## v57
Design MazeRunner, start of the top module:
module MazeRunner(clk,RST_n,SS_n,MOSI,MISO,SCLK,PWMR,PWML,
                  DIRR,DIRL,IR_EN,BMPL_n,BMPR_n,buzz,
				  buzz_n,RX,LED);
  input clk;		 
  input RST_n;		 
  output SS_n;		 
  output MOSI;		 
  output SCLK;		 
  input MISO;		 
  output PWMR;		 
  output PWML;		 
  output DIRR;		 
  output DIRL;		 
  output IR_EN;		 
  input BMPL_n;		 
  input BMPR_n;		 
  output buzz;		 
  output buzz_n;
  input RX;			 
  output [7:0] LED;	 
  wire rst_n;		 
  wire send_resp;	 
  wire cmd_rdy;		 
  wire [15:0] cmd;	 
  wire clr_cmd_rdy;	 
  wire [11:0] IR_R0,IR_R1,IR_R2,IR_R3;
  wire [11:0] IR_L0,IR_L1,IR_L2,IR_L3;
  wire moving;
  wire IR_vld;					 
  wire line_present;		 
  wire err_vld;				 
  wire go;
  wire [15:0] err_raw;		 
  wire [15:0] err_opn_lp;	 
  wire [15:0] error;		 
  wire signed [11:0] lft_spd,rght_spd;
  wire bmp_raw;				 
  localparam FAST_SIM = 1;		 
  rst_synch iRST(.clk(clk),.RST_n(RST_n),.rst_n(rst_n));
  mtr_drv iDRV(.clk(clk), .rst_n(rst_n), .lft_duty(lft_spd), .rght_duty(rght_spd), .DIRL(DIRL), .DIRR(DIRR), .PWML(PWML), .PWMR(PWMR));
  IR_intf #(.FAST_SIM(FAST_SIM)) iINTF(.clk(clk), .rst_n(rst_n), .IR_R0(IR_R0), .IR_R1(IR_R1), .IR_R2(IR_R2), .IR_R3(IR_R3), .IR_L0(IR_L0), .IR_L1(IR_L1), .IR_L2(IR_L2), .IR_L3(IR_L3), .IR_en(IR_EN), .IR_vld(IR_vld), .line_present(line_present), .SS_n(SS_n), .SCLK(SCLK), .MOSI(MOSI), .MISO(MISO));
  err_compute iERR(.error(err_raw), .err_vld(err_vld), .IR_R0(IR_R0), .IR_L0(IR_L0), .IR_R1(IR_R1), .IR_L1(IR_L1), .IR_R2(IR_R2), .IR_L2(IR_L2), .IR_R3(IR_R3), .IR_L3(IR_L3), .IR_vld(IR_vld), .clk(clk), .rst_n(rst_n));
  cmd_proc #(FAST_SIM) iCMDPROC(.clk(clk), .rst_n(rst_n), .BMPL_n(BMPL_n), .BMPR_n(BMPR_n), .go(go), .err_opn_lp(err_opn_lp), .line_present(line_present), .buzz(buzz), .RX(RX));
  assign buzz_n = ~buzz;
  assign error = (line_present) ? err_raw : err_opn_lp;	 
  PID #(.FAST_SIM(FAST_SIM)) iPID(.clk(clk), .rst_n(rst_n), .lft_speed(lft_spd), .rght_speed(rght_spd), .moving(moving), .error(error), .err_vld(err_vld), .go(go), .line_present(line_present));
  assign LED = 0;  
endmodule
make LEC_CHECK=0 CAP_MARGIN=20 CORE_MARGIN=2 CORE_UTILIZATION=34 CTS_CLUSTER_DIAMETER=77 GPL_ROUTABILITY_DRIVEN=0 GPL_TIMING_DRIVEN=0 HOLD_SLACK_MARGIN=0.19 MAX_ROUTING_LAYER=met4 SETUP_SLACK_MARGIN=-0.12 SLEW_MARGIN=5 finish   # period 13.5 ns
run.sh (not shown) runs the stock make flow with config.mk's settings and CLKGATE_MAP_FILE=.
Having completed the whole flow, v57 delivered a layout that passed the timing, DRC and antenna checks.
#### Input delta (v1 over v57)
Settings: SLEW_MARGIN now 20, was 5; MAX_ROUTING_LAYER no longer set, was met4; SETUP_SLACK_MARGIN no longer set, was -0.12; CORE_UTILIZATION now 67, was 34; GPL_ROUTABILITY_DRIVEN no longer set, was 0; CTS_CLUSTER_DIAMETER no longer set, was 77; GPL_TIMING_DRIVEN no longer set, was 0; HOLD_SLACK_MARGIN no longer set, was 0.19; the clock period (ns, I/O delays scaled along) now 5.12, was 13.5.
Results
Nothing crashed in v1 and all stages finished; the problem is that the final layout failed, the offending checks being setup timing. Comparing v1 against v57, there is no change at all in remaining antenna violation count. Cell area power density (v57 / v1): 0.40. Between v57 and v1, count of vias placed by the detailed router is higher for v1, v57 comes in under that. Global-route usage: v1 vs v57 up 16 points. Route | v1 vs v57 | wire longer in v1.
Changes in v39 relative to v1:
Settings: swapping 67 for 20 in CORE_UTILIZATION; putting PLACE_DENSITY at 0.6 where nothing was set; swapping 5.12 for 10.1 in the clock period (ns, I/O delays scaled along).
v39 reached the end of the flow, and the finished layout is clean on the timing, DRC and antenna checks. Per the comparison of v39 with v1, largest voltage drop on the vdd net saw a decrease; global-route track usage on met2 has decreased. v39 ended up with a higher met1 layer wirelength in the final routing than v1 did. Global-route track usage on met1, v1 and v39: higher on v1. Summary — largest driver fanout on the critical path, v39 relative to v1: higher, by 8. Compared with v1, in v39 count of clock-buffer cells in the layout down about 3.3%, via count down 12%, setup slack up 2.62 ns. v39 vs. v1: clock edge transition at the registers on the reported setup and hold paths now smaller, multi-input logic portion of the cell area now smaller. Between v1 and v39, die size is higher for v39, v1 comes in under that.
What v51 does differently from v39 at the input level:
Settings: SETUP_SLACK_MARGIN newly set to 1.93; CORE_UTILIZATION changed from 20 to 59; PLACE_DENSITY removed (was 0.6); the clock period (ns, I/O delays scaled along) changed from 10.1 to 7.16.
### Flow results
Run comparison: v51 highest metal layer with signal wires met4; v39 highest metal layer with signal wires met5. Taking v39 over v51, the area used by multi-input combinational logic ratio works out to 0.916. Across both runs, routed length on met3 was higher for v51 than for v39. Sum of routed wire segments on met1 in v51 vs v39: up about 0.46%.

========
wip/quartz:
Starting RTL as in the previous note.
## MazeRunner
module MazeRunner(clk,RST_n,SS_n,MOSI,MISO,SCLK,PWMR,PWML,
                  DIRR,DIRL,IR_EN,BMPL_n,BMPR_n,buzz,
				  buzz_n,RX,LED);
make LEC_CHECK=0 ABC_AREA=0 CAP_MARGIN=35 CELL_PAD_IN_SITES_DETAIL_PLACEMENT=1 CELL_PAD_IN_SITES_GLOBAL_PLACEMENT=1 CORE_MARGIN=5 CORE_UTILIZATION=27 CTS_CLUSTER_DIAMETER=78 CTS_CLUSTER_SIZE=98 GPL_ROUTABILITY_DRIVEN=0 GPL_TIMING_DRIVEN=0 HOLD_SLACK_MARGIN=-0.04 MIN_ROUTING_LAYER=met1 PLACE_DENSITY_LB_ADDON=0.17 SETUP_SLACK_MARGIN=-0.3 SLEW_MARGIN=10 finish   # period 5.67 ns
Completing all stages was not enough for wip/quartz: its layout failed the final checks because of setup timing.
> inputs changed (wip/quartz -> wip/fjord)
- SETUP_SLACK_MARGIN: -0.3 -> 0.47
- CTS_CLUSTER_SIZE: 98 -> unset
- GPL_ROUTABILITY_DRIVEN: 0 -> unset
- CAP_MARGIN: 35 -> 20
- SLEW_MARGIN: 10 -> 20
- HOLD_SLACK_MARGIN: -0.04 -> unset
- CORE_UTILIZATION: 27 -> 69
- GPL_TIMING_DRIVEN: 0 -> unset
- CTS_CLUSTER_DIAMETER: 78 -> unset
- CELL_PAD_IN_SITES_GLOBAL_PLACEMENT: 1 -> unset
- ABC_AREA: 0 -> unset
- CORE_MARGIN: 5 -> 2
- CELL_PAD_IN_SITES_DETAIL_PLACEMENT: 1 -> 0
- the clock period (ns, I/O delays scaled along): 5.67 -> 6.83
## What came out
- The flow did not stop early for wip/fjord: all stages ran, and the layout cleared the timing, DRC and antenna checks.
- Compared with wip/quartz, in wip/fjord detailed-route wire length on metal 1 has decreased; total detailed-routing wirelength has decreased; sequential power has decreased; total power has decreased.
- wip/fjord vs wip/quartz: post-cts gate resize count down
- Summary — maximum cell stage delay along the critical path, wip/fjord relative to wip/quartz: lower, by 0.08 ns.
- The logic share of the area of wip/fjord exceeds that of wip/quartz by 1.7 points.
- Against wip/quartz, fmax in wip/fjord fell by a few percent.
- Relative to wip/quartz, the routed length on met2 of wip/fjord is lower by 4300 um.
- Diff wip/quartz..wip/fjord | number of instances in the synthesized netlist | unchanged
[inputs] wip/cedar vs wip/fjord
- a change of CORE_UTILIZATION from 69 to 64
- a change of SETUP_SLACK_MARGIN from 0.47 to -0.46
- a deleted PLACE_DENSITY_LB_ADDON that had been 0.17
- a deleted MIN_ROUTING_LAYER that had been met1
- a deleted CELL_PAD_IN_SITES_DETAIL_PLACEMENT that had been 0
- a change of the clock period (ns, I/O delays scaled along) from 6.83 to 4.6
Findings:
- Status for wip/fjord and wip/cedar: clean finish in wip/fjord only
- Layout checks on wip/cedar: not met. Flow itself completed; violations: setup timing.
- Compare wip/fjord and wip/cedar | sequential portion of the cell area lower: wip/cedar
- Per the comparison of wip/cedar with wip/fjord, data required time at the worst endpoint went down; final worst slack now sits lower; initial detailed-routing violation count lost 156; switching power higher.
Input-level comparison between wip/delta and wip/cedar:
- CORE_UTILIZATION now 68, was 64
- SETUP_SLACK_MARGIN no longer set, was -0.46
- the clock period (ns, I/O delays scaled along) now 5.09, was 4.6
[summary]
- wip/delta ended with more worst path required time than wip/cedar.
- Cell depth of the worst setup path for wip/delta: 11% down relative to wip/cedar
- Final checks on wip/delta, whose flow otherwise completed, came back failing, citing setup timing.
- wip/delta ends up with lower number of global-route vias before repair than wip/cedar does.
- wip/delta: cell area power density about 7% below wip/cedar
- Compared to wip/cedar, the routing of wip/delta uses less wire.
- On wip/delta: die area is about 6% lower than what wip/cedar gave.
- Compared wip/delta vs wip/cedar, and HPWL after detailed placement is down in wip/delta.
- Row area of the multi-input gates: wip/delta lower / wip/cedar higher
- Fraction of area in multi-input gates (lower): wip/cedar
- wip/cedar has a higher total power than wip/delta.
- Detailed-route vias per instance of wip/delta exceeds that of wip/cedar by a few percent.
> inputs changed (wip/delta -> wip/onyx)
- PLACE_DENSITY: unset -> 0.37
- CORE_UTILIZATION: 68 -> 72
- ABC_AREA: unset -> 1
- the clock period (ns, I/O delays scaled along): 5.09 -> 5.28
==> results <==
- Ran to the end and failed final checks on setup timing: wip/onyx.
- Of the two values seen for start point of the critical path, iCMDPROC.tmr[17] was produced by wip/onyx and iCMDPROC.tmr[18] by wip/delta.
- Looking only at final clock period utilization by the worst path, and setting everything else aside, the lower value of wip/onyx and wip/delta goes to wip/onyx.
- wip/onyx vs wip/delta, synthesized area per cell went down by 12%.
- Final worst slack delta for wip/onyx relative to wip/delta: 0.38 ns higher
For wip/nickel, these inputs were changed with respect to wip/onyx:
- an added SETUP_SLACK_MARGIN of 1.44
- an added MAX_ROUTING_LAYER of met4
- an added CTS_CLUSTER_SIZE of 74
- a change of the clock period (ns, I/O delays scaled along) from 5.28 to 5.12
==> results <==
wip/nickel — critical path required time 0.12 ns lower, wip/onyx as reference
For total power draw, dividing the value from wip/onyx by the value from wip/nickel gives 0.938.
wip/nickel: complete, dirty (setup timing)
In the reports for wip/onyx and wip/nickel, the larger largest driver fanout on the critical path belongs to wip/onyx.
wip/nickel: depth of the most critical reg-to-reg path about 2.8% above wip/onyx

========
Starting RTL as in the previous note.
Settings: LEC_CHECK=0, CAP_MARGIN=20, CELL_PAD_IN_SITES_DETAIL_PLACEMENT=2, CORE_ASPECT_RATIO=0.7, CORE_MARGIN=6, CORE_UTILIZATION=44, CTS_CLUSTER_DIAMETER=28, GPL_TIMING_DRIVEN=0, MAX_ROUTING_LAYER=met4, MIN_ROUTING_LAYER=met2, PLACE_DENSITY=0.76, SLEW_MARGIN=20; clock period 7.45 ns.
The baseline never finished: it broke off in 5_1_grt.
Next try:
==> flow/config.mk (replaced) <==
export PLATFORM = sky130hd
export DESIGN_NAME = MazeRunner
export DESIGN_NICKNAME = MazeRunner
export VERILOG_FILES = /design/flow/design.v
export SDC_FILE = /design/flow/constraint.sdc
export NUM_CORES = 4
export LEC_CHECK = 0
export ABC_AREA = 1
export CAP_MARGIN = 20
export CORE_MARGIN = 2
export CORE_UTILIZATION = 72
export PLACE_DENSITY_LB_ADDON = 0.19
export SLEW_MARGIN = 20
==> flow/constraint.sdc (replaced) <==
create_clock -name core_clock -period 5.12 [get_ports {clk}]
set_input_delay 1.0240 -clock core_clock [delete_from_list [all_inputs] [get_ports {clk}]]
set_output_delay 1.0240 -clock core_clock [all_outputs]
set_load 0.01 [all_outputs]
After rerunning: With this change the flow completed and failed the layout checks on negative setup slack. Area after synthesis went up slightly. Die area went down by well over a third. Synthesized cell count went up by about a fifth.
Next try:
--- a/flow/config.mk
+++ b/flow/config.mk
@@ -11,0 +12,2 @@
+export CTS_CLUSTER_SIZE = 74
+export MAX_ROUTING_LAYER = met4
@@ -13 +15,2 @@
-export SLEW_MARGIN = 20
+export SETUP_SLACK_MARGIN = 1.39
+export SLEW_MARGIN = 0
Result:
- The new run finished but failed the layout checks on negative setup slack
- routed wire length rose by 33%
- final area grows by 6.9%
- first-iteration DRC count rose by 98%
- non-clock buffer count rose by 90
- worst setup slack gets worse by 0.25 ns
- sequential share of layout area decreases by 2.5 points
- final cell count went up by 3.0%
- register-to-register slack degrades by 0.11 ns

========
## build 16
Starting RTL as in the previous note.
==> flow/design.v (excerpt) <==
module MazeRunner(clk,RST_n,SS_n,MOSI,MISO,SCLK,PWMR,PWML,
                  DIRR,DIRL,IR_EN,BMPL_n,BMPR_n,buzz,
				  buzz_n,RX,LED);
export LEC_CHECK = 0
export ABC_AREA = 1
export CAP_MARGIN = 5
export CELL_PAD_IN_SITES_DETAIL_PLACEMENT = 0
export CORE_MARGIN = 2
export CORE_UTILIZATION = 27
export CTS_CLUSTER_DIAMETER = 78
export CTS_CLUSTER_SIZE = 76
export MIN_ROUTING_LAYER = met2
export PLACE_DENSITY_LB_ADDON = 0.17
export SETUP_SLACK_MARGIN = -0.3
export SLEW_MARGIN = 10
create_clock -name core_clock -period 6.24 [get_ports {clk}]
Build 16 went all the way through the flow, and no timing, DRC or antenna check failed.
diff inputs: build 16 => build 2
Settings: MIN_ROUTING_LAYER: met2 -> unset; CORE_UTILIZATION: 27 -> 72; SLEW_MARGIN: 10 -> 20; CAP_MARGIN: 5 -> 20; CTS_CLUSTER_DIAMETER: 78 -> unset; CELL_PAD_IN_SITES_DETAIL_PLACEMENT: 0 -> unset; PLACE_DENSITY_LB_ADDON: 0.17 -> 0.19; SETUP_SLACK_MARGIN: -0.3 -> unset; CTS_CLUSTER_SIZE: 76 -> unset; the clock period (ns, I/O delays scaled along): 6.24 -> 5.09.
==> comparison <==
Finished, but not clean: build 2, with setup timing. [compare] base=build 16 new=build 2: area after detailed placement comparable, setup slack now smaller, share of total power consumed by net switching now smaller, pre-CTS setup slack now smaller, clock-pin transition on the worst setup and hold timing paths comparable. Average instance area after synthesis delta (build 16 -> build 2): insignificant. Build 2 vs build 16, clock skew went down by 37 ps. The final routed wirelength across all metal layers reported for build 2 is greater than that of build 16 by about 9%. In the tables for build 16 and build 2, clock-buffer cell count reads lower with build 16. Looking only at worst hold slack, and setting everything else aside, the lower value of build 16 and build 2 goes to build 2. The capture point of the worst path comes out iPID.D_term_flopped[14]$_DFF_P_ in one run and DIRL in the other, namely in build 2 and build 16 respectively.
For build 57, these inputs were changed with respect to build 2:
Settings: MAX_ROUTING_LAYER now met4, previously not set; SETUP_SLACK_MARGIN now 0.65, previously not set; CTS_CLUSTER_SIZE now 74, previously not set; the clock period (ns, I/O delays scaled along) now 5.12, was 5.09.
Findings:
The layout from build 57, despite a flow that completed every stage, fails the layout checks, with the failing checks listed as setup timing. Against build 2, build 57 comes in 270 ps higher on worst setup margin. Delta (build 57 minus build 2): post-CTS setup-driven buffer insertion count rose by 26%; required time at the endpoint of the critical path rose by 30 ps. Compared with build 2, build 57 ends up with a larger final cell area. Via count (lower): build 57. Comparing build 2 and build 57, the higher non-clock buffer count is on build 2. Higher part of the power in the clock network goes to build 57 over build 2. Side by side, logic depth of the worst setup path including buffers turned out lower in build 57 than in build 2. On wire length, build 57 does better than build 2. Build 57 has weighted congestion at the end of routability-driven global placement above what build 2 had. Sum of internal, switching and leakage power: build 2 and build 57 compared, lower one is build 2.
Relative to build 57, the following input files were edited for build 45:
Settings: removing SETUP_SLACK_MARGIN (formerly 0.65); setting PLACE_DENSITY to 0.37 for the first time; removing PLACE_DENSITY_LB_ADDON (formerly 0.19); removing MAX_ROUTING_LAYER (formerly met4); changing the clock period (ns, I/O delays scaled along) from 5.12 to 5.0.
--- outcome ---
Between build 45 and build 57, it is build 45 whose final critical-path setup slack is lower, by 460 ps. Period utilization for build 45 is higher than for build 57. Of build 57 and build 45, not a single run came through the flow clean. Complete run, failing final checks: build 45, reason setup timing. What the final checks of build 57 revealed, after a flow that finished every stage, was a layout that fails on setup timing. Re critical path arrival: build 45 and build 57 aren't equal, and the higher value belongs to build 45. Final area sits higher in build 45 than in build 57. Diff build 57 -> build 45 | number of buffers inserted to repair setup after CTS | up by a few percent. Build 45 ends up with higher area of placed instances than build 57 does. Between build 57 and build 45, the detailed placer's ending HPWL does not differ in any meaningful way. On build 45: count of plain and timing-repair buffers in the layout is 45 higher than what build 57 gave. Against build 57 as the reference, build 45 delivers a higher clock-buffer cell count. | fmax | build 45 vs build 57 | worse |.
The following lists how build 69 was set up differently from build 45:
Settings: CTS_CLUSTER_SIZE: 74 -> 72; SETUP_SLACK_MARGIN: unset -> 0.52; the clock period (ns, I/O delays scaled along): 5.0 -> 4.72.
==> results <==
- Build 69 finished all stages; layout check result: FAIL, due to setup timing.
- Sort build 69 and build 45 by routed via count, descending, and build 69 comes first.
- Build 69 and build 45 ended up with nearly the same power in the clock group.
- Sort build 69 and build 45 by portion of total power attributed to sequential cells desc -> top: build 69
- Compared to build 45, build 69 has per-cell via count in the routed design 0.90% higher.
- Compared with build 45, build 69 is hungrier on power.
> inputs changed (build 69 -> build 55)
Settings: CTS_CLUSTER_SIZE removed (was 72); PLACE_DENSITY changed from 0.37 to 0.65; SETUP_SLACK_MARGIN changed from 0.52 to 0.01.
--- outcome ---
No crash in build 55: every stage finished, but the layout fails its final checks due to setup timing. Changes observed in build 55 relative to build 69: area occupied by registers now sits at about the same level; worst setup slack after placement saw an increase. Of build 55 and build 69, build 55 shows the lower routed wire length, with build 69 above it.
No activity file was given, so power comes from the tool's default toggle rates.
